==> inputs of wip/yarrow <==
// arm_core
module arm_core (
    input         clk,
    input         rst,
    output [7:0]  imem_addr,
    input  [31:0] imem_data,
    output [5:0]  dmem_addr,
    output [31:0] dmem_wdata,
    output        dmem_we,
    input  [31:0] dmem_rdata,
    output        wb_en,
    output [3:0]  wb_dest,
    output [31:0] wb_value
);
export LEC_CHECK = 0
export ABC_AREA = 0
export CAP_MARGIN = 20
export CELL_PAD_IN_SITES_DETAIL_PLACEMENT = 1
export CELL_PAD_IN_SITES_GLOBAL_PLACEMENT = 0
export CORE_MARGIN = 5
export CORE_UTILIZATION = 40
export CTS_CLUSTER_SIZE = 60
export MAX_ROUTING_LAYER = met5
export MIN_ROUTING_LAYER = met2
export PLACE_DENSITY_LB_ADDON = 0.28
export SETUP_SLACK_MARGIN = 1.73
export SLEW_MARGIN = 0
export TNS_END_PERCENT = 30
create_clock -name core_clock -period 11.7 [get_ports {clk}]
run.sh (not shown) runs the stock make flow with config.mk's settings and CLKGATE_MAP_FILE=.
==> wip/cedar (differences from wip/yarrow) <==
==> flow/config.mk (replaced) <==
export PLATFORM = sky130hd
export DESIGN_NAME = arm_core
export DESIGN_NICKNAME = arm_core
export VERILOG_FILES = /design/flow/design.v
export SDC_FILE = /design/flow/constraint.sdc
export NUM_CORES = 4
export LEC_CHECK = 0
export ABC_AREA = 1
export CAP_MARGIN = 20
export CORE_MARGIN = 2
export CORE_UTILIZATION = 58
export CTS_CLUSTER_SIZE = 77
export PLACE_DENSITY = 0.6
export SLEW_MARGIN = 20
export TNS_END_PERCENT = 5
==> flow/constraint.sdc (replaced) <==
create_clock -name core_clock -period 10.5 [get_ports {clk}]
set_input_delay 2.1000 -clock core_clock [delete_from_list [all_inputs] [get_ports {clk}]]
set_output_delay 2.1000 -clock core_clock [all_outputs]
set_load 0.01 [all_outputs]
==> wip/nickel (differences from wip/yarrow) <==
==> flow/config.mk (replaced) <==
export PLATFORM = sky130hd
export DESIGN_NAME = arm_core
export DESIGN_NICKNAME = arm_core
export VERILOG_FILES = /design/flow/design.v
export SDC_FILE = /design/flow/constraint.sdc
export NUM_CORES = 4
export LEC_CHECK = 0
export CAP_MARGIN = 20
export CORE_MARGIN = 2
export CORE_UTILIZATION = 64
export SETUP_SLACK_MARGIN = 3.31
export SLEW_MARGIN = 20
==> flow/constraint.sdc (replaced) <==
create_clock -name core_clock -period 12.0 [get_ports {clk}]
set_input_delay 2.4000 -clock core_clock [delete_from_list [all_inputs] [get_ports {clk}]]
set_output_delay 2.4000 -clock core_clock [all_outputs]
set_load 0.01 [all_outputs]
==> wip/sierra (differences from wip/yarrow) <==
==> flow/config.mk (replaced) <==
export PLATFORM = sky130hd
export DESIGN_NAME = arm_core
export DESIGN_NICKNAME = arm_core
export VERILOG_FILES = /design/flow/design.v
export SDC_FILE = /design/flow/constraint.sdc
export NUM_CORES = 4
export LEC_CHECK = 0
export CAP_MARGIN = 20
export CORE_MARGIN = 2
export CORE_UTILIZATION = 40
export PLACE_DENSITY = 0.6
export SLEW_MARGIN = 20
==> flow/constraint.sdc (replaced) <==
create_clock -name core_clock -period 16.0 [get_ports {clk}]
set_input_delay 3.2000 -clock core_clock [delete_from_list [all_inputs] [get_ports {clk}]]
set_output_delay 3.2000 -clock core_clock [all_outputs]
set_load 0.01 [all_outputs]
==> notes <==
Area after synthesis is the same in wip/yarrow and wip/nickel. Die size: wip/nickel < wip/cedar < wip/sierra < wip/yarrow. Of wip/sierra and wip/cedar, wip/cedar has the higher synthesized cell count (gap 27%, measured against wip/cedar). wip/sierra completed with no timing, DRC or antenna violations. wip/nickel failed in global routing (5_1_grt) on GRT-0116. wip/yarrow stopped in global routing (5_1_grt) (GRT-0232). wip/cedar aborted during global routing (5_1_grt) on ODB-0269.

==> inputs of delta <==
Starting RTL as in the previous note.
Settings: LEC_CHECK=0, ABC_AREA=1, CAP_MARGIN=20, CORE_MARGIN=2, CORE_UTILIZATION=58, HOLD_SLACK_MARGIN=-0.08, SETUP_SLACK_MARGIN=2.38, SLEW_MARGIN=20, TNS_END_PERCENT=5; clock period 9.19 ns.
==> willow: changes against delta <==
ABC_AREA = default   (was 1)
CORE_UTILIZATION = 25   (was 58)
HOLD_SLACK_MARGIN = default   (was -0.08)
PLACE_DENSITY = 0.6   (was default)
SETUP_SLACK_MARGIN = default   (was 2.38)
TNS_END_PERCENT = default   (was 5)
==> flow/constraint.sdc (replaced) <==
create_clock -name core_clock -period 17.5 [get_ports {clk}]
set_input_delay 3.5000 -clock core_clock [delete_from_list [all_inputs] [get_ports {clk}]]
set_output_delay 3.5000 -clock core_clock [all_outputs]
set_load 0.01 [all_outputs]
==> tundra: changes against delta <==
ABC_AREA = default   (was 1)
CORE_UTILIZATION = 65   (was 58)
HOLD_SLACK_MARGIN = default   (was -0.08)
SETUP_SLACK_MARGIN = 2.08   (was 2.38)
TNS_END_PERCENT = default   (was 5)
==> flow/constraint.sdc (replaced) <==
create_clock -name core_clock -period 8.29 [get_ports {clk}]
set_input_delay 1.6580 -clock core_clock [delete_from_list [all_inputs] [get_ports {clk}]]
set_output_delay 1.6580 -clock core_clock [all_outputs]
set_load 0.01 [all_outputs]
==> results.yml <==
# flow metrics
grt:
  grt_usage: 0.8860
place:
  dp_slack_ns: -0.5856
  place_congestion: 1.075
run_status:
  status: "stopped before the end"
  haltStage: "global routing (5_1_grt)"
  firstError: "[ERROR GRT-0116] Global routing finished with congestion. Check the congestion regions in the DRC Viewer."
yosys:
  ys_top_cells_by_area: "edfxtp_1 (29%), dfrtp_1 (14%), nand2_1 (10%)"
-- figures above: delta

==> results.yml <==
# flow metrics
run_status:
  firstError: "[ERROR GRT-0116] Global routing finished with congestion. Check the congestion regions in the DRC Viewer."
  haltStage: "global routing (5_1_grt)"
  status: "stopped before the end"
place:
  place_congestion: 1.135
  dp_slack_ns: -2.686
yosys:
  edf_count: 512
  ys_top_cells_by_area: "edfxtp_1 (30%), dfrtp_1 (14%), mux4_2 (8.4%)"
-- figures above: tundra

==> results.yml <==
# physical design summary
place:
  dp_slack_ns: 0.7230
  place_congestion: 1.002
yosys:
  ys_top_cells_by_area: "edfxtp_1 (30%), dfrtp_1 (14%), mux4_2 (8.4%)"
grt:
  grt_usage: 0.2083
run_status:
  status: "finished clean"
-- figures above: willow

